==> flow/design.v (excerpt) <==
module aib_rx_bert #(
parameter [0:0] BERT_BUF_MODE_EN = 1   
)
(
input         clk,               
input         rstn,              
input [  3:0] rx_rst_pulse,      
input [  3:0] rx_start_pulse,    
input [  3:0] seed_in_en,        
input [  5:0] chk3_lane_sel_ff,  
input [  5:0] chk2_lane_sel_ff,  
input [  5:0] chk1_lane_sel_ff,  
input [  5:0] chk0_lane_sel_ff,  
input [  2:0] chk3_ptrn_sel_ff,  
input [  2:0] chk2_ptrn_sel_ff,  
input [  2:0] chk1_ptrn_sel_ff,  
input [  2:0] chk0_ptrn_sel_ff,  
input [319:0] rx_bert_data_i,    
input         sdr_mode,          
input   [1:0] r_fifo_mode,       
input         m_gen2_mode,       
output reg [ 48:0] rbert_bit_cnt_ff,  
output     [ 15:0] biterr_cnt_chk3,   
output     [ 15:0] biterr_cnt_chk2,   
output     [ 15:0] biterr_cnt_chk1,   
output     [ 15:0] biterr_cnt_chk0,   
output     [127:0] rx_bert3_data,     
output     [127:0] rx_bert2_data,     
output     [127:0] rx_bert1_data,     
output     [127:0] rx_bert0_data,     
output     [  3:0] rbert_running_ff   
);
localparam   FIFO_1X   = 2'b00;        
localparam   FIFO_2X   = 2'b01;        
localparam   FIFO_4X   = 2'b10;        
localparam [1:0] NBIT1 = 2'b00;  
localparam [1:0] NBIT2 = 2'b01;  
localparam [1:0] NBIT4 = 2'b10;  
localparam [1:0] NBIT8 = 2'b11;  
integer i;  
reg [39:0][7:0] rx_bert_lanes;    
reg [ 1:0] rx_sft_nb;             
reg [ 7:0] rx_bert_data_chk0_ff;   
reg [ 7:0] rx_bert_data_chk1_ff;   
reg [ 7:0] rx_bert_data_chk2_ff;   
reg [ 7:0] rx_bert_data_chk3_ff;   
reg [48:0] rbert_bit_cnt_in;
reg        co1_nc;
wire [7:0] rx_bert_data_chk0;    
wire [7:0] rx_bert_data_chk1;    
wire [7:0] rx_bert_data_chk2;    
wire [7:0] rx_bert_data_chk3;    
always @(*)
  begin: rx_sft_nb_logic
    case(r_fifo_mode)
      FIFO_1X:  
        begin
          if(sdr_mode)
            rx_sft_nb[1:0] = 2'b00;  
          else
            rx_sft_nb[1:0] = 2'b01;  
        end
      FIFO_2X:  
        begin
          if(sdr_mode)
            rx_sft_nb[1:0] = 2'b01;  
          else
            rx_sft_nb[1:0] = 2'b10;  
  ...
export LEC_CHECK = 0
export ABC_AREA = 1
export CAP_MARGIN = 25
export CELL_PAD_IN_SITES_DETAIL_PLACEMENT = 0
export CELL_PAD_IN_SITES_GLOBAL_PLACEMENT = 0
export CORE_MARGIN = 4
export CORE_UTILIZATION = 38
export CTS_CLUSTER_SIZE = 50
export GPL_ROUTABILITY_DRIVEN = 0
export GPL_TIMING_DRIVEN = 0
export HOLD_SLACK_MARGIN = 0.28
export MAX_ROUTING_LAYER = met4
export MIN_ROUTING_LAYER = met2
export PLACE_DENSITY_LB_ADDON = 0.22
export SETUP_SLACK_MARGIN = 1.41
export SLEW_MARGIN = 40
export TNS_END_PERCENT = 55
create_clock -name core_clock -period 10.8 [get_ports {clk}]
run.sh (not shown) runs the stock make flow with config.mk's settings and CLKGATE_MAP_FILE=.
The starting point did not get past global routing, error GRT-0116.
Next try:
- ABC_AREA: 1 -> not set
- CAP_MARGIN: 25 -> 20
- CELL_PAD_IN_SITES_DETAIL_PLACEMENT: 0 -> not set
- CELL_PAD_IN_SITES_GLOBAL_PLACEMENT: 0 -> not set
- CORE_MARGIN: 4 -> 2
- CORE_UTILIZATION: 38 -> 40
- CTS_CLUSTER_SIZE: 50 -> not set
- GPL_ROUTABILITY_DRIVEN: 0 -> not set
- GPL_TIMING_DRIVEN: 0 -> not set
- HOLD_SLACK_MARGIN: 0.28 -> not set
- MAX_ROUTING_LAYER: met4 -> not set
- MIN_ROUTING_LAYER: met2 -> not set
- PLACE_DENSITY_LB_ADDON: 0.22 -> not set
- SETUP_SLACK_MARGIN: 1.41 -> not set
- SLEW_MARGIN: 40 -> 20
- TNS_END_PERCENT: 55 -> not set
- clock period: 10.8 -> 7.03 ns (I/O delays scaled with it)
Effect: With this change the flow ran to the end with no violations. Area after synthesis drops by 1.1%. Die size drops by 7.6%. Synthesized cell count drops by 33%.
Next try:
- CAP_MARGIN: 20 -> 0
- CORE_UTILIZATION: 40 -> 72
- CTS_CLUSTER_SIZE: not set -> 96
- PLACE_DENSITY: not set -> 0.43
- TNS_END_PERCENT: not set -> 5
- clock period: 7.03 -> 8.54 ns (I/O delays scaled with it)
This time the run failed in global routing with ODB-0269.
Die size falls by well over a third.
Area after synthesis does not change.
Synthesized cell count stays the same.
Next try:
- ABC_AREA: not set -> 0
- CAP_MARGIN: 0 -> 20
- CORE_UTILIZATION: 72 -> 70
- CTS_CLUSTER_DIAMETER: not set -> 357
- CTS_CLUSTER_SIZE: 96 -> 56
- PLACE_DENSITY: 0.43 -> not set
- SETUP_SLACK_MARGIN: not set -> 0.95
- TNS_END_PERCENT: 5 -> not set
- clock period: 8.54 -> 3.59 ns (I/O delays scaled with it)
The changed run died in global routing, error ODB-0269.
Synthesized cell count stays the same.
Die size went up by a few percent.
Synthesized area stays the same.

========
Starting RTL as in the previous note.
clock: 10.8 ns
lec_check: 0
abc_area: 0
cap_margin: 25
cell_pad_in_sites_detail_placement: 0
cell_pad_in_sites_global_placement: 1
core_margin: 4
core_utilization: 38
cts_cluster_size: 50
gpl_routability_driven: 1
gpl_timing_driven: 1
hold_slack_margin: 0.28
max_routing_layer: met5
min_routing_layer: met1
place_density_lb_addon: 0.22
setup_slack_margin: 0.05
slew_margin: 40
tns_end_percent: 55
Then changed:
==> flow/config.mk (replaced) <==
export PLATFORM = sky130hd
export DESIGN_NAME = aib_rx_bert
export DESIGN_NICKNAME = aib_rx_bert
export VERILOG_FILES = /design/flow/design.v
export SDC_FILE = /design/flow/constraint.sdc
export NUM_CORES = 4
export LEC_CHECK = 0
export CAP_MARGIN = 20
export CORE_ASPECT_RATIO = 1.74
export CORE_MARGIN = 2
export CORE_UTILIZATION = 51
export CTS_CLUSTER_DIAMETER = 107
export GPL_ROUTABILITY_DRIVEN = 1
export SLEW_MARGIN = 5
export TNS_END_PERCENT = 15
==> flow/constraint.sdc (replaced) <==
create_clock -name core_clock -period 6.48 [get_ports {clk}]
set_input_delay 1.2960 -clock core_clock [delete_from_list [all_inputs] [get_ports {clk}]]
set_output_delay 1.2960 -clock core_clock [all_outputs]
set_load 0.01 [all_outputs]
Outcome: Worst setup slack is worse by 1.9 ns. Utilization goes up by 15 points. Wire length goes up slightly. Total power goes up by well over a third. Sequential power goes up by well over a third. Register-to-register slack is worse by 3.8 ns. Global-route usage goes up by 11 points. Design area goes down slightly.
Then changed:
==> flow/config.mk (replaced) <==
export PLATFORM = sky130hd
export DESIGN_NAME = aib_rx_bert
export DESIGN_NICKNAME = aib_rx_bert
export VERILOG_FILES = /design/flow/design.v
export SDC_FILE = /design/flow/constraint.sdc
export NUM_CORES = 4
export LEC_CHECK = 0
export CAP_MARGIN = 15
export CORE_MARGIN = 2
export CORE_UTILIZATION = 68
export CTS_CLUSTER_SIZE = 61
export HOLD_SLACK_MARGIN = -0.08
export SETUP_SLACK_MARGIN = -0.31
export SLEW_MARGIN = 20
==> flow/constraint.sdc (replaced) <==
create_clock -name core_clock -period 5.1 [get_ports {clk}]
set_input_delay 1.0200 -clock core_clock [delete_from_list [all_inputs] [get_ports {clk}]]
set_output_delay 1.0200 -clock core_clock [all_outputs]
set_load 0.01 [all_outputs]
Result:
- Now the flow reached the layout checks and failed them: setup timing
- clock skew rises by 0.0062 ns
- routed wire length rises by 6.2%
- setup slack got worse by 0.85 ns
- sequential share of layout area falls by 0.65 points
- critical path depth rises by 3
- power rises by 37%
- register-to-register slack got worse by 0.86 ns
- area after synthesis stays the same
- global-route usage rises by 16 points
- clock power rises by 47%
- final cell count falls by 2.9%
Then changed:
--- a/flow/config.mk
+++ b/flow/config.mk
@@ -8 +8,2 @@
-export CAP_MARGIN = 15
+export ABC_AREA = 1
+export CAP_MARGIN = 20
@@ -10,4 +11,4 @@
-export CORE_UTILIZATION = 68
-export CTS_CLUSTER_SIZE = 61
-export HOLD_SLACK_MARGIN = -0.08
-export SETUP_SLACK_MARGIN = -0.31
+export CORE_UTILIZATION = 72
+export CTS_CLUSTER_DIAMETER = 113
+export CTS_CLUSTER_SIZE = 10
+export SETUP_SLACK_MARGIN = 0.64
@@ -14,0 +16 @@
+export TNS_END_PERCENT = 20
==> flow/constraint.sdc (replaced) <==
create_clock -name core_clock -period 4.07 [get_ports {clk}]
set_input_delay 0.8140 -clock core_clock [delete_from_list [all_inputs] [get_ports {clk}]]
set_output_delay 0.8140 -clock core_clock [all_outputs]
set_load 0.01 [all_outputs]
After rerunning: The new run did not get past global routing; die size decreases by a few percent; area after synthesis is higher slightly; synthesized cell count goes up by well over a third.
Power is estimated from default activity; no workload was simulated.
